$ cat flow/config.mk
export PLATFORM = sky130hd
export DESIGN_NAME = ARM
export DESIGN_NICKNAME = ARM
export VERILOG_FILES = /design/flow/design.v
export SDC_FILE = /design/flow/constraint.sdc
export NUM_CORES = 4
export LEC_CHECK = 0
export CAP_MARGIN = 20
export CORE_MARGIN = 2
export CORE_UTILIZATION = 66
export SETUP_SLACK_MARGIN = 3.69
export SLEW_MARGIN = 20
$ cat flow/constraint.sdc
create_clock -name core_clock -period 13.9 [get_ports {clk}]
set_input_delay 2.7800 -clock core_clock [delete_from_list [all_inputs] [get_ports {clk}]]
set_output_delay 2.7800 -clock core_clock [all_outputs]
set_load 0.01 [all_outputs]
$ cat flow/design.v
module register #(parameter WORD_LEN=32)(
    clk, 
    rst, 
    ld, 
    in, 
    out
    );
    input clk, rst, ld;
    input [WORD_LEN - 1: 0] in;
    output reg [WORD_LEN - 1: 0] out;
    always @(posedge clk or posedge rst) begin
        if (rst)
            out <= 0;
        else if (ld)
            out <= in;
    end
endmodule
module incrementer #(parameter WORD_LEN=32)(
    in, 
    out
    );
    input [WORD_LEN - 1:0] in;
    output [WORD_LEN - 1:0] out;
    assign out = in + 4;
endmodule
module mux2to1 #(parameter WORD_LEN=32) (
    a, 
    b, 
    sel_a, 
    sel_b, 
    out
    );
    input [WORD_LEN - 1:0] a, b;
    input sel_a, sel_b;
    output reg [WORD_LEN - 1:0] out;
    always @(a or b or sel_a or sel_b)
    begin
        out = 0;
        if (sel_a)
            out = a;
        else if (sel_b)
            out = b; 
    end
endmodule
module mux_3_to_1 
    #(parameter WIDTH=32)
(
    in1,
    in2,
    in3,
    sel,
    out
);
    input [WIDTH - 1 : 0] in1;
    input [WIDTH - 1 : 0] in2;
    input [WIDTH - 1 : 0] in3;
    input [1:0] sel;
    output reg [WIDTH - 1 : 0] out;
    always @(*) begin
        out = {WIDTH{1'b0}};
        if (sel == 2'b00)
            out = in1;
        else if (sel == 2'b01)
            out = in2;
        else if (sel == 2'b10)
            out = in3;
    end
endmodule
module IF_Stage(
    clk, 
    rst, 
    freeze, 
    branch_taken,
    branch_addr,
    instruction,
    PC,
    imem_addr,
    imem_data
);
    input clk, rst, freeze, branch_taken;
    input [32 - 1:0] branch_addr;
    output [32 - 1:0] instruction;
    output [32 - 1 : 0] PC;
    output [32 - 1 : 0] imem_addr;
    input [32 - 1:0] imem_data;
    wire[32 - 1 : 0] pc_in, pc_reg_out, pc_inc_out;
    register #(.WORD_LEN(32)) pc_reg(
        .clk(clk), 
        .rst(rst),
        .ld(~freeze), 
        .in(pc_in), 
        .out(pc_reg_out)
    );
    incrementer #(.WORD_LEN(32)) pc_inc(
        .in(pc_reg_out), 
        .out(pc_inc_out)
    );
    mux2to1 #(.WORD_LEN(32)) pc_mux(
        .a(pc_inc_out), 
        .b(branch_addr), 
        .sel_a(~branch_taken), 
        .sel_b(branch_taken), 
        .out(pc_in)
    );
    assign instruction = imem_data;
    assign imem_addr = pc_reg_out;
    assign PC = pc_inc_out;
endmodule
module IF_Stage_Reg (
	input clk, rst, freeze, flush,
	input[32 - 1:0] PC_in, instruction_in,
	output reg[32 - 1:0] PC, instruction
);
	always @(posedge clk, posedge rst) begin
		if (rst)
		begin
			PC <= 32'b0;
			instruction <= 32'b0;
		end
		else begin
			if (freeze) begin
			  	PC <= PC;
				instruction <= instruction;
			end
			else if (flush)
			begin
			  	PC <= 32'b0;
				instruction <= 32'b0;
			end
			else
			begin
			  	PC <= PC_in;
				instruction <= instruction_in;
			end
		end
	end
endmodule
module ControlUnit(
		mode, opcode, s,
		exe_cmd, mem_read, mem_write,
		wb_enable, branch_taken, status_write_enable
		);
	input[2 - 1 : 0] mode;
	input[4 - 1 : 0] opcode;
	input s;
	output reg[4 - 1 : 0] exe_cmd;
	output reg mem_read, mem_write, wb_enable,
			branch_taken, status_write_enable;
	always @(mode, opcode, s) begin
		exe_cmd = 0; mem_read = 0;
		mem_write = 0; wb_enable = 0;
		branch_taken = 0;
		status_write_enable = 0;
		case (mode)
			2'b00 : begin
				case (opcode) 
					4'b1101 : begin
						wb_enable = 1'b1;
						status_write_enable = s;
						exe_cmd = 4'b1101;
					end
					4'b1111 : begin
						wb_enable = 1'b1;
						status_write_enable = s;
						exe_cmd = 4'b1111;
					end
					4'b0100 : begin
						wb_enable = 1'b1;
						status_write_enable = s;
						exe_cmd = 4'b0100;
					end
					4'b0101 : begin
						wb_enable = 1'b1;
						status_write_enable = s;
						exe_cmd = 4'b0101;
					end
					4'b0010 : begin
						wb_enable = 1'b1;
						status_write_enable = s;
						exe_cmd = 4'b0010;
					end		
					4'b0110 : begin
						wb_enable = 1'b1;
						status_write_enable = s;
						exe_cmd = 4'b0110;
					end
					4'b0000 : begin
						wb_enable = 1'b1;
						status_write_enable = s;
						exe_cmd = 4'b0000;
					end
					4'b1100 : begin
						wb_enable = 1'b1;
						status_write_enable = s;
						exe_cmd = 4'b1100;
					end
					4'b0001 : begin
						wb_enable = 1'b1;
						status_write_enable = s;
						exe_cmd = 4'b0001;
					end
					4'b1010 : begin
						wb_enable = 1'b0;
						status_write_enable = 1'b1;
						exe_cmd = 4'b1010;
					end
					4'b1000: begin
						wb_enable = 1'b0;
						status_write_enable = 1'b1;
						exe_cmd = 4'b1000;
					end
				endcase
			end
			2'b01 : begin
				case (s) 
					1'b1: begin
						wb_enable = 1'b1;
						status_write_enable = 1'b1;
						exe_cmd = 4'b0100;
						mem_read = 1'b1;
					end
					1'b0: begin
						wb_enable = 1'b0;
						status_write_enable = 1'b0;
						exe_cmd = 4'b0100;
						mem_write = 1'b1;
					end
				endcase
			end
			2'b10 : begin
				branch_taken = 1'b1;
			end
		endcase
	end
endmodule
module Condition_Check (
    cond,
    stat_reg,
    cond_state
);
    input [4 - 1:0] cond;
    input [4 - 1:0] stat_reg;
    output cond_state;
    wire z, c, n, v;
    assign {z, c, n, v} = stat_reg;
    reg cond_state_reg;
    always @(cond, z, c, n, v) begin
        cond_state_reg = 1'b0;
        case(cond)
            4'b0000 : begin
                cond_state_reg = z;
            end
            4'b0001 : begin
                cond_state_reg = ~z;
            end
            4'b0010 : begin
                cond_state_reg = c;
            end
            4'b0011 : begin
                cond_state_reg = ~c;
            end
            4'b0100 : begin
                cond_state_reg = n;
            end
            4'b0101 : begin
                cond_state_reg = ~n;
            end
            4'b0110 : begin
                cond_state_reg = v;
            end
            4'b0111 : begin
                cond_state_reg = ~v;
            end
            4'b1000 : begin
                cond_state_reg = c & ~z;
            end
            4'b1001 : begin
                cond_state_reg = ~c | z;
            end
            4'b1010 : begin
                cond_state_reg = (n & v) | (~n & ~v);
            end
            4'b1011 : begin
                cond_state_reg = (n & ~v) | (~n & v);
            end
            4'b1100 : begin
                cond_state_reg = ~z & ((n & v) | (~n & ~v));
            end
            4'b1101 : begin
                cond_state_reg = z | (n & ~v) | (~n & ~v);
            end
            4'b1110 : begin
                cond_state_reg = 1'b1;
            end
        endcase
    end
    assign cond_state = cond_state_reg;
endmodule
module RegisterFile (
	clk, 
    rst, 
    src1, 
    src2, 
    dest_wb, 
	result_wb,  
    wb_enable,
	reg1, 
    reg2
);
    input clk, rst;
    input [4 - 1 : 0] src1, src2, dest_wb;
	input[32 - 1:0] result_wb;
    input wb_enable;
	output [32 - 1:0] reg1, reg2;
    reg[32 - 1:0] data[0:16 - 1];
    always @(negedge clk, posedge rst) begin
		if (rst) begin
            data[0] <= 32'd0;
            data[1] <= 32'd1;
            data[2] <= 32'd2;
            data[3] <= 32'd3;
            data[4] <= 32'd4;
            data[5] <= 32'd5;
            data[6] <= 32'd6;
            data[7] <= 32'd7;
            data[8] <= 32'd8;
            data[9] <= 32'd9;
            data[10] <= 32'd10;
            data[11] <= 32'd11;
            data[12] <= 32'd12;
            data[13] <= 32'd13;
            data[14] <= 32'd14;
            data[15] <= 32'd15;
        end
        else if (wb_enable) data[dest_wb] <= result_wb;
	end
    assign reg1 = data[src1];
    assign reg2 = data[src2];
endmodule 
module ID_Stage(
	clk,
	rst,
	PC_in,
	instruction_in,
	hazard,
	status_register_in,	
	wb_dest,
	wb_value,
	wb_enable_WB,
	PC,
	mem_read_out, 
	mem_write_out, 
	wb_enable_out,
	execute_command_out,
	branch_taken_out, 
	status_write_enable_out,
	reg_file_out1, 
	reg_file_out2,
	two_src,
	src1_out, 
	src2_out,
	immediate_out,
	signed_immediate,
	shift_operand,
	dest_reg_out  
);
	input clk;
	input rst;
	input[32 - 1: 0] PC_in;
	input[32 - 1:0] instruction_in;
	input hazard;
	input [3:0] status_register_in;
	input [4 - 1 : 0] wb_dest;
	input [32 - 1 : 0] wb_value;
	input wb_enable_WB;
	output[32 - 1: 0] PC;
	output mem_read_out, mem_write_out, wb_enable_out;
	output [4 - 1:0] execute_command_out;
	output branch_taken_out, status_write_enable_out;
	output [32 - 1:0] reg_file_out1, reg_file_out2;
	output two_src;
	output [4 - 1 : 0] src1_out, src2_out;
	output immediate_out;
	output [23:0] signed_immediate;
	output [12 - 1:0] shift_operand;
	output [4 - 1:0] dest_reg_out;  
	assign PC = PC_in;
	assign src1_out = instruction_in[19:16];
	wire two_src_mem_write_en;
	wire control_unit_mux_enable;
	wire mem_write;
	assign two_src_mem_write_en = cond_state == 1'b1 ? mem_write : 1'b0;  
	assign two_src = (~instruction_in[25]) | (two_src_mem_write_en);
	wire mem_read, wb_enable, branch_taken, status_write_enable;
	wire [4 - 1:0] execute_command;
	ControlUnit control_unit(
		.mode(instruction_in[27:26]),
		.opcode(instruction_in[24:21]), 
		.s(instruction_in[20]),
		.exe_cmd(execute_command), 
		.mem_read(mem_read), 
		.mem_write(mem_write),
		.wb_enable(wb_enable), 
		.branch_taken(branch_taken),
		.status_write_enable(status_write_enable)
	);
	wire cond_state;
	assign control_unit_mux_enable = ~cond_state | hazard;
	assign mem_read_out = control_unit_mux_enable == 1'b0 ? mem_read : 1'b0;
	assign mem_write_out = control_unit_mux_enable == 1'b0 ? mem_write : 1'b0;
	assign wb_enable_out = control_unit_mux_enable == 1'b0 ? wb_enable : 1'b0;
	assign branch_taken_out = control_unit_mux_enable == 1'b0 ? branch_taken : 1'b0;
	assign status_write_enable_out = control_unit_mux_enable == 1'b0 ? status_write_enable : 1'b0;
	assign execute_command_out = control_unit_mux_enable == 1'b0 ? execute_command : 4'b0;
	wire[4 - 1:0] reg_file_src1, reg_file_src2;
	assign reg_file_src1 = instruction_in[19:16];
	assign reg_file_src2 = two_src_mem_write_en ? instruction_in[15:12] : instruction_in[3:0];
	assign src2_out = reg_file_src2; 
	RegisterFile register_file(
		.clk(clk), 
		.rst(rst),
    	.src1(reg_file_src1), 
		.src2(reg_file_src2),
		.dest_wb(wb_dest),
		.result_wb(wb_value),
    	.wb_enable(wb_enable_WB),
		.reg1(reg_file_out1), .reg2(reg_file_out2)
	);
	Condition_Check condition_check(
		.cond(instruction_in[31:28]),
		.stat_reg(status_register_in),
		.cond_state(cond_state)
    );
	assign shift_operand = instruction_in[11:0];
	assign signed_immediate = instruction_in[23:0];
	assign dest_reg_out = instruction_in[15:12];
	assign immediate_out = instruction_in[25];
endmodule
module HazardDetector (
    input [4 - 1:0] src1, src2,
    input [4 - 1:0] exe_wb_dest,
    input [4 - 1:0]mem_wb_dest,
    input two_src, 
    input exe_wb_enable,
    input mem_wb_enable,
    input hazard_ignore,
    input EXE_mem_read_en,
    output reg hazard
);  
    always @(*)
    begin
        hazard = 1'b0;
        if (~hazard_ignore) begin
            if ((src1 == exe_wb_dest) && (exe_wb_enable == 1'b1))
                hazard = 1'b1;
            else
            if ((src1 == mem_wb_dest) && (mem_wb_enable == 1'b1))
                hazard = 1'b1;
            else
            if ((src2 == exe_wb_dest) && (exe_wb_enable == 1'b1) && (two_src == 1'b1))
                hazard = 1'b1;            
            else
            if ((src2 == mem_wb_dest) && (mem_wb_enable == 1'b1) && (two_src == 1'b1))
                hazard = 1'b1;    
            else
                hazard = 1'b0;
        end
        if (hazard_ignore) begin
            if ((src1 == exe_wb_dest) && EXE_mem_read_en)
                hazard = 1'b1;
            else
            if ((src2 == exe_wb_dest) && (two_src == 1'b1) && EXE_mem_read_en)
                hazard = 1'b1;
            else
                hazard = 1'b0;
        end
    end
endmodule
module ID_Stage_Reg(
	clk, 
	rst, 
	flush, 
	pc_in, 
	mem_read_in, 
	mem_write_in, 
	wb_enable_in,
	branch_taken_in, 
	status_write_enable_in, 
	execute_command_in, 
	val_rn_in, 
	val_rm_in,
	immediate_in, 
	signed_immediate_in, 
	shift_operand_in, 
	dest_reg_in,
	status_register_in, 
	pc_out, 
	mem_read_out, 
	mem_write_out, 
	wb_enable_out,
	branch_taken_out, 
	status_write_enable_out, 
	execute_command_out, 
	val_rn_out,
	val_rm_out,
	immediate_out, 
	signed_immediate_out, 
	shift_operand_out, 
	dest_reg_out,
	status_register_out,
	src1_in,
	src2_in,
	src1_out,
	src2_out,
	freeze
);
	input clk, rst, flush;
	input[32 - 1: 0] pc_in;
	input mem_read_in, mem_write_in, wb_enable_in;
	input branch_taken_in, status_write_enable_in;
	input [4 - 1:0] execute_command_in;
	input [32 - 1:0] val_rn_in, val_rm_in;
	input immediate_in;
	input [23:0] signed_immediate_in;
	input [12 - 1:0] shift_operand_in;
	input [4 - 1:0] dest_reg_in;
	input [3:0] status_register_in;
	input freeze;
	output reg[32 - 1: 0] pc_out;
	output reg mem_read_out, mem_write_out, wb_enable_out;
	output reg branch_taken_out, status_write_enable_out;
	output reg [4 - 1:0] execute_command_out;
	output reg [32 - 1:0] val_rn_out, val_rm_out;
	output reg immediate_out;
	output reg [23:0] signed_immediate_out;
	output reg [12 - 1:0] shift_operand_out;
	output reg [4 - 1:0] dest_reg_out;
	output reg [3:0] status_register_out;	
	input [4 - 1 : 0] src1_in, src2_in;
	output reg [4 - 1 : 0] src1_out, src2_out;
	always @(posedge clk, posedge rst) 
        if (rst) begin
			pc_out <= 32'b0;
			{mem_read_out, mem_write_out, wb_enable_out} <= {3'b0};
			{branch_taken_out, status_write_enable_out} <= {2'b0};
			execute_command_out <= 4'b0;
			{val_rn_out, val_rm_out} <= {32'b0, 32'b0};
			immediate_out <= 1'b0;
			signed_immediate_out <= 24'b0;
			shift_operand_out <= 12'b0;
			dest_reg_out <= 4'b0;
			status_register_out <= 4'b0;
		end
        else
		begin
			if (freeze)
			begin
			end
			else
			if (flush)
			begin
				pc_out <= 32'b0;
				{mem_read_out, mem_write_out, wb_enable_out} <= {3'b0};
				{branch_taken_out, status_write_enable_out} <= {2'b0};
				execute_command_out <= 4'b0;
				{val_rn_out, val_rm_out} <= {32'b0, 32'b0};
				immediate_out <= 1'b0;
				signed_immediate_out <= 24'b0;
				shift_operand_out <= 12'b0;
				dest_reg_out <= 4'b0;
				status_register_out <= 4'b0;
				src1_out <= 4'b0;
				src2_out <= 4'b0;
			end
			else
			begin
			  	pc_out <= pc_in;
				{mem_read_out, mem_write_out, wb_enable_out} <= {mem_read_in, mem_write_in, wb_enable_in};
				{branch_taken_out, status_write_enable_out} <= {branch_taken_in, status_write_enable_in};
				execute_command_out <= execute_command_in;
				{val_rn_out, val_rm_out} <= {val_rn_in, val_rm_in};
				immediate_out <= immediate_in;
				signed_immediate_out <= signed_immediate_in;
				shift_operand_out <= shift_operand_in;
				dest_reg_out <= dest_reg_in;
				status_register_out <= status_register_in;
            	src1_out <= src1_in;
				src2_out <= src2_in;
			end
		end
endmodule
module val2gen(
		input [32 - 1:0] val_rm,
        input [11:0] shift_operand,
        input immediate, is_mem_command,
        output reg [32 - 1:0] val2_out
		);
    reg [2 * (32) - 1 : 0] tmp;
    integer i;
    always @(val_rm, shift_operand, immediate, is_mem_command) begin
        val2_out = 32'b0;
        tmp = 0;
        if (is_mem_command == 1'b0) begin
            if (immediate == 1'b1) begin
                val2_out = {24'b0 ,shift_operand[7 : 0]};
                tmp = {val2_out, val2_out} >> (({{2'b0},shift_operand[11 : 8]}) << 1);
                val2_out = tmp[32 - 1 : 0];
            end 
            else 
            if(immediate == 1'b0 && shift_operand[4] == 0) begin
                case(shift_operand[6:5])
                    2'b00 : begin
                        val2_out = val_rm << shift_operand[11 : 7];
                    end
                    2'b01 : begin
                        val2_out = val_rm >> shift_operand[11 : 7];
                    end
                    2'b10 : begin
                        val2_out = val_rm >>> shift_operand[11 : 7];
                    end
                    2'b11 : begin
                        tmp = {val_rm, val_rm} >> (shift_operand[11 : 7]);
                        val2_out = tmp[32 - 1 : 0];
                    end
                endcase
            end
        end 
        else  
        begin
            val2_out = { {20{shift_operand[11]}} , shift_operand[11 : 0]}; 
        end
    end
endmodule 
module ALU (
    alu_in1, 
    alu_in2,
    alu_command,
    status_register,
    alu_out,
    alu_status_register_out
    );
    input [32 - 1:0] alu_in1, alu_in2;
    input [4 - 1:0] alu_command;
    input [3:0] status_register;
    output reg [32 - 1:0] alu_out;
    output [3:0] alu_status_register_out;
    wire cin;
    assign cin = status_register[1];
    wire z, n; 
    assign z = (alu_out == 32'b0) ? 1'b1 : 1'b0;
    assign n = (alu_out[32 - 1]); 
    reg v, cout; 
    assign alu_status_register_out = {z, cout, n, v};
    always @(*) begin
        cout = 1'b0;
        v = 1'b0;
        case (alu_command)
            4'b1101:
                alu_out = alu_in2;
            4'b1111:
                alu_out = ~alu_in2; 
            4'b0100:
                begin
                    {cout, alu_out} = alu_in1 + alu_in2;
                    v = ((alu_in1[32 - 1] == alu_in2[32 - 1])
                            & (alu_out[32 - 1] != alu_in1[32 - 1]));
                end
            4'b0101:
                begin
                    {cout, alu_out} = alu_in1 + alu_in2 + cin;
                    v = ((alu_in1[32 - 1] == alu_in2[32 - 1]) 
                        & (alu_out[32 - 1] != alu_in1[32 - 1]));
                end
            4'b0010:
                begin
                    {cout, alu_out} = alu_in1 - alu_in2;
                    v = ((alu_in1[32 - 1] == ~alu_in2[32 - 1])
                        & (alu_out[32 - 1] != alu_in1[32 - 1]));
                end
            4'b0110:
                begin
                    {cout, alu_out} = alu_in1 - alu_in2 - 1 + cin;
                    v = ((alu_in1[32 - 1] == alu_in2[32 - 1])
                        & (alu_out[32 - 1] != alu_in1[32 - 1]));
                end
            4'b0000:
                alu_out	 = 	alu_in1 & alu_in2;
            4'b1100:
                alu_out	 = 	alu_in1 | alu_in2;
            4'b0001:
                alu_out	 = 	alu_in1 ^ alu_in2;
            4'b1010:
                begin
                    {cout, alu_out} = {alu_in1[31], {alu_in1}} - {alu_in2[31], {alu_in2}};
                        v = ((alu_in1[32 - 1] == ~alu_in2[32 - 1])
                            & (alu_out[32 - 1] != alu_in1[32 - 1]));
                end
            4'b1000:
                alu_out	 = 	alu_in1 & alu_in2;
            4'b0100:
                alu_out	 = 	alu_in1 + alu_in2;
            4'b0100:
                alu_out	 = 	alu_in1 + alu_in2;
            default:
                alu_out  =  32'b0;
        endcase
    end    
endmodule
module EXE_Stage(
	clk, 
	rst,
	pc_in, 
	wb_enable_in, 
	mem_read_in, 
	mem_write_in, 
	status_register_write_enable, 
	branch_taken_in, 
	execute_command_in,
	immediate_in, 
	signed_immediate_24_in, 
	shift_operand_in, 
	val_rn_in, 
	val_rm_in, 
	status_register_in,
	pc_out,
	status_bits, 
	alu_res,
	branch_address,
	alu_res_in_MEM,
	wb_value_WB,
	alu_mux_src_1_sel,
	alu_mux_src_2_sel,
	val_rm_mux_out
);
	input clk, rst;
	input [32 - 1: 0] pc_in;
	input wb_enable_in, mem_read_in, mem_write_in, status_register_write_enable, branch_taken_in;
	input [4 - 1 : 0] execute_command_in;
	input immediate_in;
	input [23:0] signed_immediate_24_in;
	input [12 - 1 : 0] shift_operand_in;
	input [32 - 1: 0] val_rn_in, val_rm_in;
	input [3:0] status_register_in; 
	input [32 - 1 : 0] alu_res_in_MEM;
	input [32 - 1 : 0] wb_value_WB;
	input [1:0] alu_mux_src_1_sel;
	input [1:0] alu_mux_src_2_sel;
	output [32 - 1: 0] pc_out;
	output [3:0] status_bits;
	output [32 - 1 : 0] alu_res;
	output [32 - 1 : 0] branch_address;
	output [32 - 1 : 0] val_rm_mux_out;
	assign pc_out = pc_in;
	wire [32 - 1 : 0] alu_out;
	wire [32 - 1 : 0] val2out;
	wire [32 - 1 : 0] alu_mux_rn_out;
	wire [32 - 1 : 0] alu_mux_rm_out;
	ALU alu(
    	.alu_in1(alu_mux_rn_out), 
		.alu_in2(val2out),
    	.alu_command(execute_command_in),
    	.status_register(status_register_in),
    	.alu_out(alu_out),
    	.alu_status_register_out(status_bits)
    );
	assign alu_res = alu_out;
	wire is_mem_command;
	assign is_mem_command = mem_read_in | mem_write_in;
	mux_3_to_1 #(32) alu_mux_src_1(
		.in1(val_rn_in),
		.in2(alu_res_in_MEM),
		.in3(wb_value_WB),
		.sel(alu_mux_src_1_sel),
		.out(alu_mux_rn_out)
	);
	mux_3_to_1 #(32) alu_mux_src_2(
		.in1(val_rm_in),
		.in2(alu_res_in_MEM),
		.in3(wb_value_WB),
		.sel(alu_mux_src_2_sel),
		.out(alu_mux_rm_out)
	);
	assign val_rm_mux_out = alu_mux_rm_out;
	val2gen v2g(
		.val_rm(alu_mux_rm_out),
        .shift_operand(shift_operand_in),
        .immediate(immediate_in), 
		.is_mem_command(is_mem_command),
        .val2_out(val2out)
		);
	wire [32 - 1 : 0] adder_out;
	wire [32 - 1 : 0] sign_immediate_extended = { {8{signed_immediate_24_in[23]}}, signed_immediate_24_in}; 
	assign adder_out = pc_in + (sign_immediate_extended << 2);	
	assign branch_address = adder_out;
endmodule 
module EXE_Stage_Reg(
	clk,
	rst,
	pc_in,
	wb_enable_in,
	mem_read_in,
	mem_write_in,
	alu_res_in,
	val_rm_in,
	dest_in,
	pc_out,
	wb_enable_out,
	mem_read_out,
	mem_write_out,
	alu_res_out,
	val_rm_out,
	dest_out,
	freeze
);
	input clk, rst;
	input [32 - 1 : 0] pc_in;
	input wb_enable_in, mem_read_in, mem_write_in;
	input [32 - 1 : 0] alu_res_in, val_rm_in;
	input [4 - 1 : 0] dest_in;
	input freeze;
	output reg[32 - 1 : 0] pc_out;
	output reg wb_enable_out, mem_read_out, mem_write_out;
	output reg [32 - 1 : 0] alu_res_out, val_rm_out;
	output reg [4 - 1 : 0] dest_out;
	always @(posedge clk, posedge rst) 
        if (rst)
		begin
            pc_out <= 32'b0;
			{wb_enable_out, mem_read_out, mem_write_out} <= {3'b0};
			{alu_res_out, val_rm_out} <= {32'b0, 32'b0};
			dest_out <= 4'b0;
		end
        else
		begin
			if (freeze)
			begin
			end
			else
			begin
				pc_out <= pc_in;
				{wb_enable_out, mem_read_out, mem_write_out} <= {wb_enable_in, mem_read_in, mem_write_in};
				{alu_res_out, val_rm_out} <= {alu_res_in, val_rm_in};
				dest_out <= dest_in;
			end
		end
endmodule
module StatusRegister(
    clk,
    rst,
    ld,
    in,
    out
);
    input clk;
    input rst;
    input ld;
    input [3:0] in;
    output reg [3:0] out;
    always@(negedge clk, posedge rst) 
	begin
		if (rst) 
            out <= 0;
		else 
        if (ld) 
            out <= in;
	end
endmodule
module MEM_Stage(
	clk,
	rst,
	pc_in,
	mem_write_in,
	mem_read_in,
	alu_res_in,
	val_rm_in,
	data_mem_out,
	pc_out,
	alu_res_out_MEM,
	freeze_MEM,
	dmem_addr,
	dmem_wdata,
	dmem_read,
	dmem_write,
	dmem_rdata,
	dmem_ready
);
	input clk;
	input rst;
	input [32 - 1 : 0] pc_in;
	input mem_write_in;
	input mem_read_in;
	input [32 - 1 : 0] alu_res_in;
	input [32 - 1 : 0] val_rm_in;
	output [32 - 1 : 0] data_mem_out;
	output [32 - 1 : 0] pc_out;
	output freeze_MEM;
	output [32 - 1 : 0] dmem_addr;
	output [32 - 1 : 0] dmem_wdata;
	output dmem_read, dmem_write;
	input [32 - 1 : 0] dmem_rdata;
	input dmem_ready;
	assign pc_out = pc_in;
	output [32 - 1 : 0] alu_res_out_MEM;
	assign alu_res_out_MEM = alu_res_in;
	assign dmem_addr = alu_res_in;
	assign dmem_wdata = val_rm_in;
	assign dmem_read = mem_read_in;
	assign dmem_write = mem_write_in;
	assign data_mem_out = dmem_rdata;
	assign freeze_MEM = (mem_read_in | mem_write_in) & ~dmem_ready;
endmodule
module MEM_Stage_Reg(
	clk,
	rst,
	pc_in,
	wb_enable_in,
	mem_read_in,
	alu_res_in,
	data_mem_in,
	dest_reg_in,
	wb_enable_out,
	mem_read_out,
	alu_res_out,
	data_mem_out,
	dest_reg_out,
	pc_out,
	freeze
);
	input clk;
	input rst;
	input [32 - 1 : 0] pc_in;
	input wb_enable_in;
	input mem_read_in;
	input [32 - 1 : 0] alu_res_in;
	input [32 - 1 : 0] data_mem_in;
	input [4 - 1 : 0] dest_reg_in;
	input freeze;
	output reg wb_enable_out;
	output reg mem_read_out;
	output reg [32 - 1 : 0] alu_res_out;
	output reg [32 - 1 : 0] data_mem_out;
	output reg [4 - 1 : 0] dest_reg_out;
	output reg [32 - 1 : 0] pc_out;
	always @(posedge clk, posedge rst) 
        if (rst)
		begin
			wb_enable_out <= 1'b0;
			mem_read_out <= 1'b0;
			alu_res_out <= 32'b0;
			data_mem_out <= 32'b0;
			dest_reg_out <= 4'b0;
			pc_out <= 32'b0;
		end
        else
		begin
			if (freeze)
			begin
			end
			else
			begin
				wb_enable_out <= wb_enable_in;
				mem_read_out <= mem_read_in;
				alu_res_out <= alu_res_in;
				data_mem_out <= data_mem_in;
				dest_reg_out <= dest_reg_in;
				pc_out <= pc_in;
			end
		end
endmodule
module WB_Stage(
	clk,
	rst,
	pc_in,
	mem_read,
	alu_res_in,
	data_mem_in,
	wb_value,
	pc_out
);
	input clk;
	input rst;
	input [32 - 1 : 0] pc_in;
	input mem_read;
	input [32 - 1 : 0] alu_res_in;
	input [32 - 1 : 0] data_mem_in;
	output [32 - 1 : 0] wb_value;
	output [32 - 1 : 0] pc_out;
	assign pc_out = pc_in;
	mux2to1  #(.WORD_LEN(32)) wb_stage_mux(
		.a(data_mem_in), .sel_a(mem_read),
		.b(alu_res_in), .sel_b(~mem_read),
		.out(wb_value)
	);
endmodule 
module Forwarding 
(
    en_forwarding,
	WB_wb_en, 
    MEM_wb_en,
    MEM_dst, 
    WB_dst, 
    src1_in, 
    src2_in,
    sel_src1, 
    sel_src2,
    ignore_hazard
);
    input en_forwarding;
	input WB_wb_en, MEM_wb_en;
    input [4 - 1:0] MEM_dst, WB_dst, src1_in, src2_in;
    output reg [1:0] sel_src1, sel_src2;
    output reg ignore_hazard;
	always@(*) begin
		sel_src1 = 2'b0;
		sel_src2 = 2'b0;
        ignore_hazard = 1'b0;
        if (en_forwarding && WB_wb_en) begin
            if (WB_dst == src1_in) begin
                sel_src1 = 2'b10;  
                ignore_hazard = 1'b1;
            end
            if (WB_dst == src2_in) begin
                sel_src2 = 2'b10;  
                ignore_hazard = 1'b1;
            end
        end
        if (en_forwarding && MEM_wb_en) begin
            if (MEM_dst == src1_in) begin
                sel_src1 = 2'b01;
                ignore_hazard = 1'b1;
            end
            if (MEM_dst == src2_in) begin
                sel_src2 = 2'b01;
                ignore_hazard = 1'b1;
            end
        end
	end
endmodule
module ARM(
	input clk, rst,
	output [32 - 1:0] imem_addr,
	input [32 - 1:0] imem_data,
	output [32 - 1:0] dmem_addr,
	output [32 - 1:0] dmem_wdata,
	output dmem_read,
	output dmem_write,
	input [32 - 1:0] dmem_rdata,
	input dmem_ready
);
	wire frwrd_mode = 1'b1;  
	wire freeze, branch_taken, flush;
	wire[32 - 1:0] 	PC_IF, PC_IF_Reg,
								PC_ID, PC_ID_Reg,
								PC_EXE, PC_EXE_Reg,
								PC_MEM, PC_MEM_Reg,
								PC_WB;
	wire [3:0] actual_status_register_out; 
	wire[32 - 1:0] 	Instruction_IF, Instruction_IF_Reg;
	wire hazard;
	assign freeze = hazard;
	wire branch_taken_ID_Reg;
	assign flush = branch_taken_ID_Reg;
	wire branch_taken_EXE;
	assign branch_taken_EXE = branch_taken_ID_Reg;
	wire [32 - 1 : 0] branch_address_EXE;
	wire freeze_MEM;  
	IF_Stage IF_Stage(
		.clk(clk), 
		.rst(rst),
		.freeze(freeze | freeze_MEM), 
		.branch_taken(branch_taken_EXE),
		.branch_addr(branch_address_EXE),
		.PC(PC_IF),
		.instruction(Instruction_IF),
		.imem_addr(imem_addr),
		.imem_data(imem_data)
	);
	IF_Stage_Reg IF_Stage_Reg(
		.clk(clk), 
		.rst(rst),
		.freeze(freeze | freeze_MEM), 
		.flush(flush),
		.PC_in(PC_IF), 
		.instruction_in(Instruction_IF),
        .PC(PC_IF_Reg), 
		.instruction(Instruction_IF_Reg)
	);
	wire mem_read_ID, mem_read_ID_Reg;
	wire mem_write_ID, mem_write_ID_Reg;
	wire wb_enable_ID, wb_enable_ID_Reg;
	wire [4 - 1:0] execute_command_ID, execute_command_ID_Reg;
	wire branch_taken_ID; 
	wire status_write_enable_ID, status_write_enable_ID_Reg;
	wire [32 - 1:0] reg_file_1_ID, reg_file_1_ID_Reg;
	wire [32 - 1:0] reg_file_2_ID, reg_file_2_ID_Reg;
	wire immediate_ID, immediate_ID_Reg;
	wire [23:0] signed_immediate_ID, signed_immediate_ID_Reg;
	wire [12 - 1:0] shift_operand_ID, shift_operand_ID_Reg;
	wire [4 - 1:0] dest_reg_ID, dest_reg_ID_Reg;
	wire [3:0] status_register_ID_Reg, status_register_ID;
	wire two_src_ID;
	wire [4 - 1 : 0] src1_ID, src2_ID;
	wire [4 - 1 : 0] dest_reg_EXE_Reg;
	wire wb_enable_MEM_Reg;
	wire [32 - 1 : 0] wb_value_WB;
	wire [4 - 1 : 0] dest_reg_MEM_Reg;
	ID_Stage ID_Stage(
		.clk(clk), 
		.rst(rst), 
		.PC_in(PC_IF_Reg), 
		.hazard(hazard),
		.instruction_in(Instruction_IF_Reg), 
		.PC(PC_ID), 
		.status_register_in(actual_status_register_out),
		.wb_dest(dest_reg_MEM_Reg),
		.wb_value(wb_value_WB),
		.wb_enable_WB(wb_enable_MEM_Reg),
		.mem_read_out(mem_read_ID), 
		.mem_write_out(mem_write_ID), 
		.wb_enable_out(wb_enable_ID),
		.execute_command_out(execute_command_ID),
		.branch_taken_out(branch_taken_ID), 
		.status_write_enable_out(status_write_enable_ID),
		.reg_file_out1(reg_file_1_ID), 
		.reg_file_out2(reg_file_2_ID), 
		.two_src(two_src_ID),
		.src1_out(src1_ID),
		.src2_out(src2_ID),
		.immediate_out(immediate_ID),
		.signed_immediate(signed_immediate_ID), 
		.shift_operand(shift_operand_ID),
		.dest_reg_out(dest_reg_ID)
	);
	wire wb_enable_EXE_Reg;
	wire ignore_hazard_FWD;
	HazardDetector HazardDetector(
		.src1(src1_ID), 
		.src2(src2_ID),
		.exe_wb_dest(dest_reg_ID_Reg), 
		.mem_wb_dest(dest_reg_EXE_Reg),  
		.two_src(two_src_ID), 
		.exe_wb_enable(wb_enable_ID_Reg),  
		.mem_wb_enable(wb_enable_EXE_Reg),  
		.EXE_mem_read_en(mem_read_ID_Reg),
		.hazard(hazard),
		.hazard_ignore(frwrd_mode)
	);
	assign status_register_ID = actual_status_register_out;
	wire [4 - 1 : 0] src1_ID_Reg, src2_ID_Reg;
	ID_Stage_Reg ID_Stage_Reg(
		.clk(clk), 
		.rst(rst), 
		.flush(flush), 
		.pc_in(PC_ID), 
		.mem_read_in(mem_read_ID),
		.mem_write_in(mem_write_ID), 
		.wb_enable_in(wb_enable_ID),
		.branch_taken_in(branch_taken_ID), 
		.status_write_enable_in(status_write_enable_ID), 
		.execute_command_in(execute_command_ID), 
		.val_rn_in(reg_file_1_ID), 
		.val_rm_in(reg_file_2_ID),
		.immediate_in(immediate_ID), 
		.signed_immediate_in(signed_immediate_ID),
		.shift_operand_in(shift_operand_ID), 
		.dest_reg_in(dest_reg_ID),
		.status_register_in(status_register_ID), 
		.pc_out(PC_ID_Reg), 
		.mem_read_out(mem_read_ID_Reg),
		.mem_write_out(mem_write_ID_Reg), 
		.wb_enable_out(wb_enable_ID_Reg),
		.branch_taken_out(branch_taken_ID_Reg), 
		.status_write_enable_out(status_write_enable_ID_Reg), 
		.execute_command_out(execute_command_ID_Reg), 
		.val_rn_out(reg_file_1_ID_Reg), 
		.val_rm_out(reg_file_2_ID_Reg),
		.immediate_out(immediate_ID_Reg), 
		.signed_immediate_out(signed_immediate_ID_Reg),
		.shift_operand_out(shift_operand_ID_Reg), 
		.dest_reg_out(dest_reg_ID_Reg),
		.status_register_out(status_register_ID_Reg),
		.freeze(freeze_MEM),
		.src1_in(src1_ID),
		.src2_in(src2_ID),
		.src1_out(src1_ID_Reg),
		.src2_out(src2_ID_Reg)
	);
	wire [32 - 1 : 0] alu_res_EXE;
	wire [3:0] alu_status_bits;
	wire [32 - 1 : 0] val_rm_mux_out_EXE;
	wire [32 - 1 : 0] alu_res_out_MEM;
	wire [1 : 0] sel_src1_FWD, sel_src2_FWD;
	EXE_Stage EXE_Stage(
		.clk(clk), 
		.rst(rst),
		.pc_in(PC_ID_Reg), 
		.wb_enable_in(wb_enable_ID_Reg), 
		.mem_read_in(mem_read_ID_Reg), 
		.mem_write_in(mem_write_ID_Reg), 
		.status_register_write_enable(status_write_enable_ID_Reg), 
		.branch_taken_in(branch_taken_ID_Reg), 
		.execute_command_in(execute_command_ID_Reg),
		.immediate_in(immediate_ID_Reg), 
		.signed_immediate_24_in(signed_immediate_ID_Reg), 
		.shift_operand_in(shift_operand_ID_Reg), 
		.val_rn_in(reg_file_1_ID_Reg), 
		.val_rm_in(reg_file_2_ID_Reg), 
		.status_register_in(status_register_ID_Reg),
		.pc_out(PC_EXE),
		.status_bits(alu_status_bits), 
		.alu_res(alu_res_EXE),
		.branch_address(branch_address_EXE),
		.alu_res_in_MEM(alu_res_out_MEM),  
		.wb_value_WB(wb_value_WB),
		.alu_mux_src_1_sel(sel_src1_FWD),  
		.alu_mux_src_2_sel(sel_src2_FWD),  
		.val_rm_mux_out(val_rm_mux_out_EXE)
	);
	wire mem_read_EXE_Reg;
	wire mem_write_EXE_Reg;
	wire [32 - 1 : 0] alu_res_EXE_Reg;
	wire [32 - 1 : 0] val_rm_EXE_Reg;
	EXE_Stage_Reg EXE_Stage_Reg(
		.clk(clk),
		.rst(rst),
		.pc_in(PC_EXE),
		.wb_enable_in(wb_enable_ID_Reg),
		.mem_read_in(mem_read_ID_Reg),
		.mem_write_in(mem_write_ID_Reg),
		.alu_res_in(alu_res_EXE),
		.val_rm_in(val_rm_mux_out_EXE),
		.dest_in(dest_reg_ID_Reg),
		.freeze(freeze_MEM),
		.pc_out(PC_EXE_Reg),
		.wb_enable_out(wb_enable_EXE_Reg),
		.mem_read_out(mem_read_EXE_Reg),
		.mem_write_out(mem_write_EXE_Reg),
		.alu_res_out(alu_res_EXE_Reg),
		.val_rm_out(val_rm_EXE_Reg),
		.dest_out(dest_reg_EXE_Reg)
	);
	StatusRegister StatusRegister(
		.clk(clk),
		.rst(rst),
		.ld(status_write_enable_ID_Reg),
		.in(alu_status_bits),
		.out(actual_status_register_out)
	);
	wire [32 - 1 : 0] data_mem_MEM;
	MEM_Stage MEM_Stage(
		.clk(clk),
		.rst(rst),
		.pc_in(PC_EXE_Reg),
		.mem_write_in(mem_write_EXE_Reg),
		.mem_read_in(mem_read_EXE_Reg),
		.alu_res_in(alu_res_EXE_Reg),
		.val_rm_in(val_rm_EXE_Reg),
		.data_mem_out(data_mem_MEM),
		.pc_out(PC_MEM),
		.alu_res_out_MEM(alu_res_out_MEM),
		.freeze_MEM(freeze_MEM),
		.dmem_addr(dmem_addr),
		.dmem_wdata(dmem_wdata),
		.dmem_read(dmem_read),
		.dmem_write(dmem_write),
		.dmem_rdata(dmem_rdata),
		.dmem_ready(dmem_ready)
	);
	wire mem_read_MEM_Reg;
	wire [32 - 1 : 0] alu_res_MEM_Reg;
	wire [32 - 1 : 0] data_mem_MEM_Reg;
	MEM_Stage_Reg MEM_Stage_Reg(
		.clk(clk),
		.rst(rst),
		.pc_in(PC_MEM),
		.wb_enable_in(wb_enable_EXE_Reg),
		.mem_read_in(mem_read_EXE_Reg),
		.alu_res_in(alu_res_EXE_Reg),
		.data_mem_in(data_mem_MEM),
		.dest_reg_in(dest_reg_EXE_Reg),
		.freeze(freeze_MEM),
		.wb_enable_out(wb_enable_MEM_Reg),
		.mem_read_out(mem_read_MEM_Reg),
		.alu_res_out(alu_res_MEM_Reg),
		.data_mem_out(data_mem_MEM_Reg),
		.dest_reg_out(dest_reg_MEM_Reg),
		.pc_out(PC_MEM_Reg)
	);
	WB_Stage WB_Stage(
		.clk(clk),
		.rst(rst),
		.pc_in(PC_MEM_Reg),
		.mem_read(mem_read_MEM_Reg),
		.alu_res_in(alu_res_MEM_Reg),
		.data_mem_in(data_mem_MEM_Reg),
		.wb_value(wb_value_WB),
		.pc_out(PC_WB)
	);
	Forwarding Forwarding ( 
		.en_forwarding(frwrd_mode),
		.WB_wb_en(wb_enable_MEM_Reg), 
		.MEM_wb_en(wb_enable_EXE_Reg),
		.MEM_dst(dest_reg_EXE_Reg), 
		.WB_dst(dest_reg_MEM_Reg), 
		.src1_in(src1_ID_Reg), 
		.src2_in(src2_ID_Reg),
		.sel_src1(sel_src1_FWD), 
		.sel_src2(sel_src2_FWD),
		.ignore_hazard(ignore_hazard_FWD)
	);
endmodule 
$ cat flow/run.sh
#!/bin/bash
# the make line also repeats each setting of config.mk as NAME=value (left out here)
make -C /OpenROAD-flow-scripts/flow DESIGN_CONFIG=/design/flow/config.mk WORK_HOME=/design/flow/orfs CLKGATE_MAP_FILE= finish
==> Slide: Implementation Results, run 1 <==
Run Summary

Outcome
  – Status: did not finish
  – Stage reached: global routing (5_1_grt)
  – Tool error: [ERROR GRT-0116] Global routing finished with congestion. Check the congestion regions in the DRC Viewer.

Logic synthesis
  – Synth warnings: 16
  – Gate count of the mapped netlist: 7,134
  – Primary FF master, synth: dfrtn_1
  – Netlist cell types: around 120
  – Top-count cell post-synth: nand2_1
  – Synth Register Bits: 899
  – Synth Area in Adders: 0.0292
  – YS chip area: 58,700 sq um
  – Xor/xnor cell area share of the yosys netlist: 0.0246
  – Comb area leader: AND-OR/OR-AND gates
  – Cell taking the most area after synthesis: dfrtn_1
  – Synth Cell Area: 58,700 sq um
  – Post-synth EDFFs: 8
  – Post-Synth AOI/OAI Area: 0.284
  – Synth async-reset ratio: 0.991
  – Floorplan net count: between 7,000 and 8,000
  – Top cells by count: nand2_1 (932), nor2_1 (855), a21oi_1 (718)
  – Synth top area cells: dfrtn_1 (21%), dfrtp_1 (16%), a21oi_1 (6.1%)
  – Mux frac, synth: 0.0364
  – Synth top area share: 0.206
  – Post-synthesis average cell area: 8.23 sq um
  – Simple logic cell fraction of the synthesized area: 0.190
  – Yosys cell count: between 7,000 and 8,000
  – Seq share, synth: 0.385

Floorplan
  – I/O pin cnt: 165
  – Core Rows: approximately 110
  – Die W: 302 microns
  – Area of the die: 91,300 sq um
  – Die H: 302 microns
  – Area of the core: approximately 90,000 sq um
  – Floorplan Utilization: 0.665

Clock tree
  – Post-cts hold buffer count: 0
  – CTS Buffer Depth: 3
  – Clock sinks: roughly 900
  – Root Buffer: clkbuf_16
  – CTS Buf Count: 93
  – H-tree Lvls: 3

Placed design
  – DP Worst Slack: -1.14 ns
  – GP Congestion: 1.26
  – Placed cell area: 69,600 sq um
  – DP Wirelength: 197 mm
  – Port bufs: ~160

Global route
  – GRT Util Overall: 0.953
  – Grt total ovfl: 1,964
## metrics by stage
stage	instances
after floorplan	7134
after global placement	9064
after detailed placement	9064
after CTS	9488
## layer usage
metal  GRT usage  GRT overflow
met1       0.934           200
met2        1.02           864
met3       0.895           202
met4       0.988           664
met5       0.776            34
## timing repair
action	in CTS
pin swaps	221
endpoints found under the hold margin	0
setup buffers	192
gates cloned	28
setup endpoints to repair	636
gates resized	482
==> run 2, diff against run 1 <==
ABC_AREA = 1   (was unset)
CORE_ASPECT_RATIO = 0.53   (was unset)
CORE_UTILIZATION = 57   (was 66)
SETUP_SLACK_MARGIN = unset   (was 3.69)
TNS_END_PERCENT = 5   (was unset)
clock period = 14.7 ns   (was 13.9 ns; I/O delays follow)
==> Slide: Implementation Results, run 2 <==
Flow Results at a Glance

Floorplan
  – Area of the die: 107,000 sq um (+17%)
  – Die W: 448 microns (+48%)
  – Floorplan Utilization: 0.573 (-0.0917)
  – Die H: 239 microns (-21%)
  – Core Rows: 86 (-21%)
  – Area of the core: 104,000 sq um (+18%)
  – I/O pin cnt: 165 (unchanged)

Setup path
  – Crit path to: StatusRegister.out[3]$_DFFE_NP0P_
  – CP top delay family: simple AND/OR/NAND/NOR gates
  – Setup slack, reg-to-reg: -0.003 ns
  – Buf/Inv on CP: 13
  – Most used cell, CP: nand2_1
  – Startpoint class of the critical path: flip-flop
  – Nature of the critical path endpoint: flip-flop
  – Critical Path Start: ID_Stage_Reg.src2_out[3]$_SDFFCE_PP0P_
  – Arrival time worst endpoint: 8.06 ns
  – Worst R2R Path Depth: 53
  – Setup Crit Path Kind: reg -> reg
  – CP max stage cell: edfxtp_1
  – Crit path DRT: 8.06 ns
  – WP depth: 53
  – Worst Path Max Fanout: 6
  – Crit-path max cell delay: 0.44 ns
  – R2R Path Start: ID_Stage_Reg.src2_out[3]$_SDFFCE_PP0P_
  – Reg2reg end: StatusRegister.out[3]$_DFFE_NP0P_

Logic synthesis
  – Xor/xnor cell area share of the yosys netlist: 0.00930 (-0.0153)
  – Yosys cell count: 8,579 (+20%)
  – Mux frac, synth: 0 (-0.0364)
  – Post-Synth AOI/OAI Area: 0.194 (-0.0901)
  – Gate count of the mapped netlist: 8,579 (+20%)
  – Synth async-reset ratio: 0.991 (unchanged)
  – Synth top area cells: dfrtn_1 (20%), dfrtp_1 (16%), nand2_1 (13%)
  – Synth warnings: 16 (unchanged)
  – Post-synth EDFFs: 8 (unchanged)
  – Post-synthesis average cell area: 6.93 sq um (-16%)
  – Comb area leader: simple AND/OR/NAND/NOR gates
  – Simple logic cell fraction of the synthesized area: 0.278 (+0.0879)
  – Netlist cell types: 71 (-43%)
  – Floorplan net count: 8,781 (+20%)
  – Synth Register Bits: 899 (unchanged)
  – Cell taking the most area after synthesis: dfrtn_1
  – Seq share, synth: 0.380 (-0.00513)
  – Top-count cell post-synth: nand2_1
  – Synth top area share: 0.204 (-0.00275)
  – Top cells by count: nand2_1 (2,027), inv_1 (1,109), o21ai_0 (1,061)
  – Synth Cell Area: 59,500 sq um (+1.4%)
  – Primary FF master, synth: dfrtn_1
  – Synth Area in Adders: 0.0288 (-0.000389)
  – YS chip area: 59,500 sq um (+1.4%)

Clock tree
  – H-tree Lvls: 3 (unchanged)
  – CTS Buf Count: 82 (-12%)
  – CTS tree: done
  – Clock sinks: 899 (unchanged)
  – CTS Buffer Depth: 3 (unchanged)
  – Root Buffer: clkbuf_16
  – Insertion Delay late pin: 0.74 ns
  – Clock transition at path regs: 0.07 ns

STA
  – Worst setup margin: -0.00287 ns
  – Worst hold margin: 0.431 ns
  – Worst slew margin: 0.0835
  – Worst Tran Pin Value: between 1 and 1.5 ns
  – Clock Skews: 0.101 ns
  – Hold Violations, Final: 0
  – Slew Viols, Final: 0
  – # setup viols final: 1

Placed design
  – Placed cell count: 10,579 (+17%)
  – GP Congestion: 1.15 (-8.7%)
  – Port bufs: 164 (unchanged)
  – DP Wirelength: 228 mm (+15%)
  – Placed cell area: 68,400 sq um (-1.8%)

Global route
  – Antenna violations before repair: 22
  – First-pass GRT wire length: 446 mm
  – Largest net degree at the start of global routing: 143
  – Number of global-route vias before repair: 66,765
  – GRT Util Overall: 0.570
  – Grt total ovfl: 0

Finish
  – Fin nets: 9,517
  – FF+latch area: 22,600 sq um
  – Synthesis-to-layout area growth: 23.2%
  – Fill count: 8,424
  – Design Area, Final: 73,300 sq um
  – Finished Layout Cells: 10,817
  – Comb gate area: 32,000 sq um

Outcome
  – Fail Reasons: setup timing
  – Status: finished with violations

Drt
  – DRC violations left: 0
  – Total wire length: 316 mm
  – Via Count: between 70,000 and 80,000
  – DR pass1 iterations: 17
  – Post-DRT Antenna Nets: 0
  – DR vias/cell: about 6.8
  – Drt wl/cell: 29.2 microns
  – Iter 0 DRT Violations: 15,882

Job
  – Tally of OpenROAD warnings: approximately 130
  – Total of max-cap violations: 0

Worst hold path
  – WHS Path Cells: 2
  – Worst hold start: ID_Stage.register_file.data[8][13]$_DFFE_NP0P_
  – Hold Path End: ID_Stage.register_file.data[8][13]$_DFFE_NP0P_
  – Hold WC Path Type: reg -> reg
-- run 2: area by class of cell --
cell class,count,area share
timing repair buffer,1136,0.130
multi-input combinational,6009,0.436
inverter,1155,0.0593
tap,1408,0.0240
clock buffer,105,0.0311
sequential,899,0.308
clock inverter,79,0.0102
antenna,26,0.000888
-- run 2: per-stage QoR --
step	setup slack [ns]	TNS, ns	utilization
2_1_floorplan	-7.48	-3928.92	-
3_3_place_gp	-0.320	-0.320	0.659
3_5_place_dp	-0.227	-0.227	0.659
4_1_cts	0.00261	0	0.689
5_1_grt	-0.0449	-0.0473	0.706
6_report	-0.00287	-0.00287	0.706
-- run 2: repair_timing --
action                     4_1_cts  5_1_grt
setup endpoints to repair        1        4
gates cloned                     0        2
pin swaps                        1       67
hold buffers                     0        0
setup buffers                    0       26
resized                         17      339
-- run 2: routing by layer --
metal  part of all wire  track usage
met3               0.22        0.395
met4              0.065        0.246
met2               0.35        0.685
met5             0.0052       0.0766
met1               0.36        0.756
==> run 3, diff against run 2 <==
ABC_AREA = unset   (was 1)
CAP_MARGIN = 10   (was 20)
CELL_PAD_IN_SITES_GLOBAL_PLACEMENT = 2   (was unset)
CORE_ASPECT_RATIO = unset   (was 0.53)
CORE_UTILIZATION = 40   (was 57)
HOLD_SLACK_MARGIN = 0.08   (was unset)
PLACE_DENSITY = 0.42   (was unset)
TNS_END_PERCENT = unset   (was 5)
clock period = 20.0 ns   (was 14.7 ns; I/O delays follow)
==> Slide: Implementation Results, run 3 <==
Flow Results at a Glance

Clock tree
  – CTS Buffer Depth: 3 (unchanged)
  – Insertion Delay late pin: 0.76 ns (+0.02 ns)
  – CTS tree: done
  – PostCTS Resize Cnt: 0 (-17)
  – Root Buffer: clkbuf_16
  – Post-cts hold buffer count: 0 (unchanged)
  – H-tree Lvls: 3 (unchanged)
  – Clock sinks: 899 (unchanged)
  – CTS Buf Count: 104 (+27%)
  – Clock transition at path regs: 0.06 ns (about the same)
  – Postcts setup bufs: 0 (unchanged)

Finish
  – Fin nets: 7,489 (-21%)
  – Design Area, Final: 68,000 sq um (-7.3%)
  – Synthesis-to-layout area growth: 15.8%
  – FF+latch area: 22,600 sq um (about the same)
  – Fill count: 14,547 (+73%)
  – Post-layout util: 0.466 (-0.240)
  – Comb gate area: 33,600 sq um (+5.2%)

Setup path
  – Arrival time worst endpoint: 10.38 ns (+2.32 ns)
  – CP top delay family: simple AND/OR/NAND/NOR gates
  – Nature of the critical path endpoint: flip-flop
  – Buf/Inv on CP: 3 (-10)
  – Worst R2R Path Depth: 27 (-49%)
  – Reg2reg end: StatusRegister.out[2]$_DFFE_NP0P_
  – R2R Path Start: ID_Stage_Reg.signed_immediate_out[9]$_DFFE_PP0N_
  – WP depth: 27 (-49%)
  – Crit path to: StatusRegister.out[2]$_DFFE_NP0P_
  – Crit-path max cell delay: 0.85 ns (+0.41 ns)
  – CP max stage cell: nor2_1
  – Worst Path Max Fanout: 10 (+4)
  – Crit path DRT: 10.50 ns (+2.44 ns)
  – Setup slack, reg-to-reg: 0.12 ns (+0.12 ns)
  – Setup Crit Path Kind: reg -> reg
  – Startpoint class of the critical path: flip-flop
  – Critical Path Start: ID_Stage_Reg.signed_immediate_out[9]$_DFFE_PP0N_

Logic synthesis
  – Xor/xnor cell area share of the yosys netlist: 0.0246 (+0.0153)
  – Top-count cell post-synth: nand2_1
  – Synth warnings: 16 (unchanged)
  – Synth Register Bits: 899 (unchanged)
  – Mux frac, synth: 0.0364 (+0.0364)
  – YS chip area: 58,700 sq um (-1.3%)
  – Yosys cell count: 7,134 (-17%)
  – Synth async-reset ratio: 0.991 (unchanged)
  – Comb area leader: AND-OR/OR-AND gates
  – Post-synth EDFFs: 8 (unchanged)
  – Seq share, synth: 0.385 (+0.00513)
  – Synth Cell Area: 58,700 sq um (-1.3%)
  – Synth top area share: 0.206 (+0.00275)
  – Top cells by count: nand2_1 (932), nor2_1 (855), a21oi_1 (718)
  – Primary FF master, synth: dfrtn_1
  – Netlist cell types: 124 (+75%)
  – Post-synthesis average cell area: 8.23 sq um (+19%)
  – Floorplan net count: 7,336 (-16%)
  – Simple logic cell fraction of the synthesized area: 0.190 (-0.0879)
  – Synth Area in Adders: 0.0292 (+0.000389)
  – Cell taking the most area after synthesis: dfrtn_1
  – Post-Synth AOI/OAI Area: 0.284 (+0.0901)
  – Synth top area cells: dfrtn_1 (21%), dfrtp_1 (16%), a21oi_1 (6.1%)
  – Gate count of the mapped netlist: 7,134 (-17%)

Drt
  – DRC violations left: 0 (unchanged)
  – DR pass1 iterations: 8 (-9)
  – DR vias/cell: 6.63 (-2.8%)
  – Iter 0 DRT Violations: 8,022 (-49%)
  – Total wire length: 306 mm (-3.0%)
  – Via Count: 61,623 (-16%)
  – Post-DRT Antenna Nets: 0 (unchanged)
  – Drt wl/cell: 33.0 microns (+13%)

STA
  – # setup viols final: 0 (-1)
  – Worst setup margin: 0.120 ns (+0.123 ns)
  – Worst Tran Pin Value: 1.28 ns (-0.0896 ns)
  – Slew Viols, Final: 0 (unchanged)
  – Unrepaired setup endpoints after global routing: false
  – Sum Neg Setup Slack: 0 ns (+0.00287 ns)
  – Hold Violations, Final: 0 (unchanged)
  – Clock Skews: 0.102 ns (+0.000913 ns)
  – Worst slew margin: 0.143 (+0.0598)

Worst hold path
  – Hold WC Path Type: reg -> reg
  – Hold Path End: ID_Stage.register_file.data[0][16]$_DFFE_NP0P_
  – Worst hold start: ID_Stage.register_file.data[0][16]$_DFFE_NP0P_
  – WHS Path Cells: 2 (unchanged)

Floorplan
  – Area of the core: 146,000 sq um (+41%)
  – Die H: 387 microns (+62%)
  – I/O pin cnt: 165 (unchanged)
  – Die W: 387 microns (-14%)
  – Floorplan Utilization: 0.403 (-0.171)
  – Core Rows: 140 (+63%)
  – Area of the die: 150,000 sq um (+40%)

Placed design
  – DP Worst Slack: 0.583 ns (+0.810 ns)
  – GP Congestion: 1.08 (-5.7%)
  – DP Wirelength: 208 mm (-8.7%)
  – Placed cell area: 64,300 sq um (-6.0%)
  – Port bufs: 164 (unchanged)

Outcome
  – Status: complete, no violations

Global route
  – GRT Util Overall: 0.396 (-0.174)
  – Antenna violations before repair: 15 (-32%)
  – First-pass GRT wire length: 434 mm (-2.6%)
  – Number of global-route vias before repair: 57,944 (-13%)
  – Grt total ovfl: 0 (unchanged)
  – Largest net degree at the start of global routing: 193 (+35%)

Job
  – Total of max-cap violations: 0 (unchanged)
  – Tally of OpenROAD warnings: 144 (+7.5%)
==> run 3: cell type report <==
type | instances | area share
Timing Repair Buffer | 613 | 0.0761
Clock buffer | 147 | 0.0442
Inverter | 138 | 0.00771
Clock inverter | 81 | 0.00941
Multi-Input combinational cell | 5499 | 0.495
Tap cell | 1917 | 0.0353
Antenna cell | 4 | 0.000147
Sequential cell | 899 | 0.332
==> run 3: per-stage QoR <==
stage,cells,hold slack (ns)
3_3_place_gp,9067,0.442
4_1_cts,9294,0.447
6_report,9298,0.444
5_1_grt,9294,0.470
2_1_floorplan,7134,0.427
3_5_place_dp,9067,0.448
==> run 3: routing by layer <==
layer	vias up	part of all wire	GRT usage
met5	-	0.00026	0
met4	12	0.058	0.191
met3	848	0.11	0.101
met2	3778	0.42	0.574
met1	30386	0.42	0.549
li1	26599	-	-
==> run 4, diff against run 3 <==
ABC_AREA = 0   (was unset)
CAP_MARGIN = 40   (was 10)
CELL_PAD_IN_SITES_GLOBAL_PLACEMENT = 1   (was 2)
CORE_ASPECT_RATIO = 0.79   (was unset)
CORE_UTILIZATION = 20   (was 40)
CTS_CLUSTER_SIZE = 89   (was unset)
GPL_TIMING_DRIVEN = 1   (was unset)
HOLD_SLACK_MARGIN = unset   (was 0.08)
PLACE_DENSITY = unset   (was 0.42)
PLACE_DENSITY_LB_ADDON = 0.17   (was unset)
SLEW_MARGIN = 25   (was 20)
clock period = 14.3 ns   (was 20.0 ns; I/O delays follow)
==> Slide: Implementation Results, run 4 <==
Flow Results at a Glance

Floorplan
  – Area of the die: 298,000 sq um (+99%)
  – Area of the core: 292,000 sq um (+100%)
  – Core Rows: 176 (+26%)
  – Floorplan Utilization: 0.201 (-0.201)
  – I/O pin cnt: 165 (unchanged)
  – Die W: 613 microns (+58%)
  – Die H: 486 microns (+25%)

Logic synthesis
  – Synth Register Bits: 899 (unchanged)
  – Post-synth EDFFs: 8 (unchanged)
  – Synth Area in Adders: 0.0292 (unchanged)
  – Primary FF master, synth: dfrtn_1
  – Netlist cell types: 124 (unchanged)
  – Simple logic cell fraction of the synthesized area: 0.190 (unchanged)
  – Xor/xnor cell area share of the yosys netlist: 0.0246 (unchanged)
  – Comb area leader: AND-OR/OR-AND gates
  – Post-synthesis average cell area: 8.23 sq um (unchanged)
  – Synth top area cells: dfrtn_1 (21%), dfrtp_1 (16%), a21oi_1 (6.1%)
  – Floorplan net count: 7,336 (unchanged)
  – Synth warnings: 16 (unchanged)
  – Synth top area share: 0.206 (unchanged)
  – Yosys cell count: 7,134 (unchanged)
  – Mux frac, synth: 0.0364 (unchanged)
  – Top cells by count: nand2_1 (932), nor2_1 (855), a21oi_1 (718)
  – Gate count of the mapped netlist: 7,134 (unchanged)
  – Synth async-reset ratio: 0.991 (unchanged)
  – Seq share, synth: 0.385 (unchanged)
  – Synth Cell Area: 58,700 sq um (unchanged)
  – Post-Synth AOI/OAI Area: 0.284 (unchanged)
  – YS chip area: 58,700 sq um (unchanged)
  – Top-count cell post-synth: nand2_1
  – Cell taking the most area after synthesis: dfrtn_1

Job
  – Total of max-cap violations: 0 (unchanged)
  – Tally of OpenROAD warnings: 135 (-6.3%)

Drt
  – Total wire length: 396 mm (+29%)
  – Post-DRT Antenna Nets: 0 (unchanged)
  – DR pass1 iterations: 8 (unchanged)
  – DR vias/cell: 5.29 (-20%)
  – Drt wl/cell: 31.9 microns (-3.2%)
  – Via Count: 65,704 (+6.6%)
  – Met1 WL: 192 mm (+50%)
  – Top Layer Used: met5
  – DRC violations left: 0 (unchanged)
  – DR WL met2: 160 mm (+26%)
  – Met3 WL: 28.5 mm (-14%)
  – Iter 0 DRT Violations: 7,944 (-0.97%)

Clock tree
  – Clock sinks: 899 (unchanged)
  – Post-cts hold buffer count: 0 (unchanged)
  – Clock transition at path regs: 0.06 ns (about the same)
  – CTS Buffer Depth: 3 (unchanged)
  – H-tree Lvls: 3 (unchanged)
  – CTS tree: done
  – Root Buffer: clkbuf_16
  – CTS Buf Count: 106 (+1.9%)
  – Insertion Delay late pin: 0.79 ns (+0.03 ns)

Setup path
  – WP depth: 35 (+30%)
  – Worst R2R Path Depth: 35 (+30%)
  – Crit path DRT: 7.72 ns (-2.78 ns)
  – Startpoint class of the critical path: flip-flop
  – Crit-path max cell delay: 0.62 ns (-0.23 ns)
  – Buf/Inv on CP: 7 (+4)
  – Worst Path Max Fanout: 6 (-4)
  – Nature of the critical path endpoint: flip-flop
  – Reg2reg end: StatusRegister.out[2]$_DFFE_NP0P_
  – Setup slack, reg-to-reg: -1.40 ns (-1.52 ns)
  – R2R Path Start: ID_Stage_Reg.src2_out[2]$_SDFFCE_PP0P_
  – Arrival time worst endpoint: 9.12 ns (-1.26 ns)
  – Most used cell, CP: buf_6
  – CP top delay family: AND-OR/OR-AND gates
  – CP max stage cell: mux4_2
  – Crit path to: StatusRegister.out[2]$_DFFE_NP0P_
  – Setup Crit Path Kind: reg -> reg
  – Critical Path Start: ID_Stage_Reg.src2_out[2]$_SDFFCE_PP0P_

STA
  – Worst slew margin: 0.328 (+0.185)
  – Worst setup margin: -1.40 ns (-1.52 ns)
  – Unrepaired setup endpoints after global routing: true
  – Worst Tran Pin Value: 1.00 ns (-0.275 ns)
  – Hold Violations, Final: 0 (unchanged)
  – Clock Skews: 0.127 ns (+0.0253 ns)
  – # setup viols final: 4 (+4)
  – Slew Viols, Final: 0 (unchanged)

Global route
  – Antenna violations before repair: 25 (+10)
  – Grt total ovfl: 0 (unchanged)
  – Number of global-route vias before repair: 62,743 (+8.3%)
  – First-pass GRT wire length: 540 mm (+24%)
  – GRT Util Overall: 0.258 (-0.138)
  – Largest net degree at the start of global routing: 188 (-2.6%)

Worst hold path
  – Hold WC Path Type: reg -> reg
  – WHS Path Cells: 2 (unchanged)
  – Hold Path End: ID_Stage.register_file.data[0][6]$_DFFE_NP0P_
  – Worst hold start: ID_Stage.register_file.data[0][6]$_DFFE_NP0P_

Placed design
  – GP Congestion: 0.988 (-8.9%)
  – DP Worst Slack: -2.00 ns (-2.58 ns)
  – Port bufs: 164 (unchanged)
  – DP Wirelength: 294 mm (+42%)
  – Placed cell count: 12,126 (+34%)

Outcome
  – Status: finished with violations
  – Fail Reasons: setup timing

Finish
  – Fin nets: 8,603 (+15%)
  – Synthesis-to-layout area growth: 39.8%
  – Finished Layout Cells: 12,415 (+34%)
-- run 4: final cells by class --
cell class | instances | area (sq um)
Clock inverter | 83 | 795
Timing Repair Buffer | 1724 | 14800
Fill cell | 31477 | 209000
Inverter | 138 | 527
Sequential cell | 899 | 22600
Tap cell | 3916 | 4900
Multi-Input combinational cell | 5500 | 35300
Antenna cell | 5 | 12.5
Clock buffer | 150 | 3120
-- run 4: per-layer routing --
metal,vias to the layer above,track usage
met2,2822,0.363
met5,-,0
li1,28863,-
met1,33493,0.396
met3,516,0.0379
met4,10,0.0824
-- run 4: per-stage QoR --
stage / utilization / hold slack, ns / setup TNS [ns] / instance area [sq um]
6_report: 0.281 / 0.448 / -5.01 / 82100
5_1_grt: 0.281 / 0.473 / -5.99 / 82100
4_1_cts: 0.278 / 0.448 / -5.10 / 81100
3_5_place_dp: 0.261 / 0.448 / -7.22 / 76200
3_3_place_gp: 0.260 / 0.440 / -7.32 / 75800
2_1_floorplan: - / 0.427 / -4110.96 / 59000
-- run 4: repair_timing --
action,4_1_cts,5_1_grt
gates resized,151,131
endpoints found under the hold margin,0,0
gates cloned,3,3
setup buffers,23,20
pin swaps,44,63
endpoints found under the setup margin,4,4
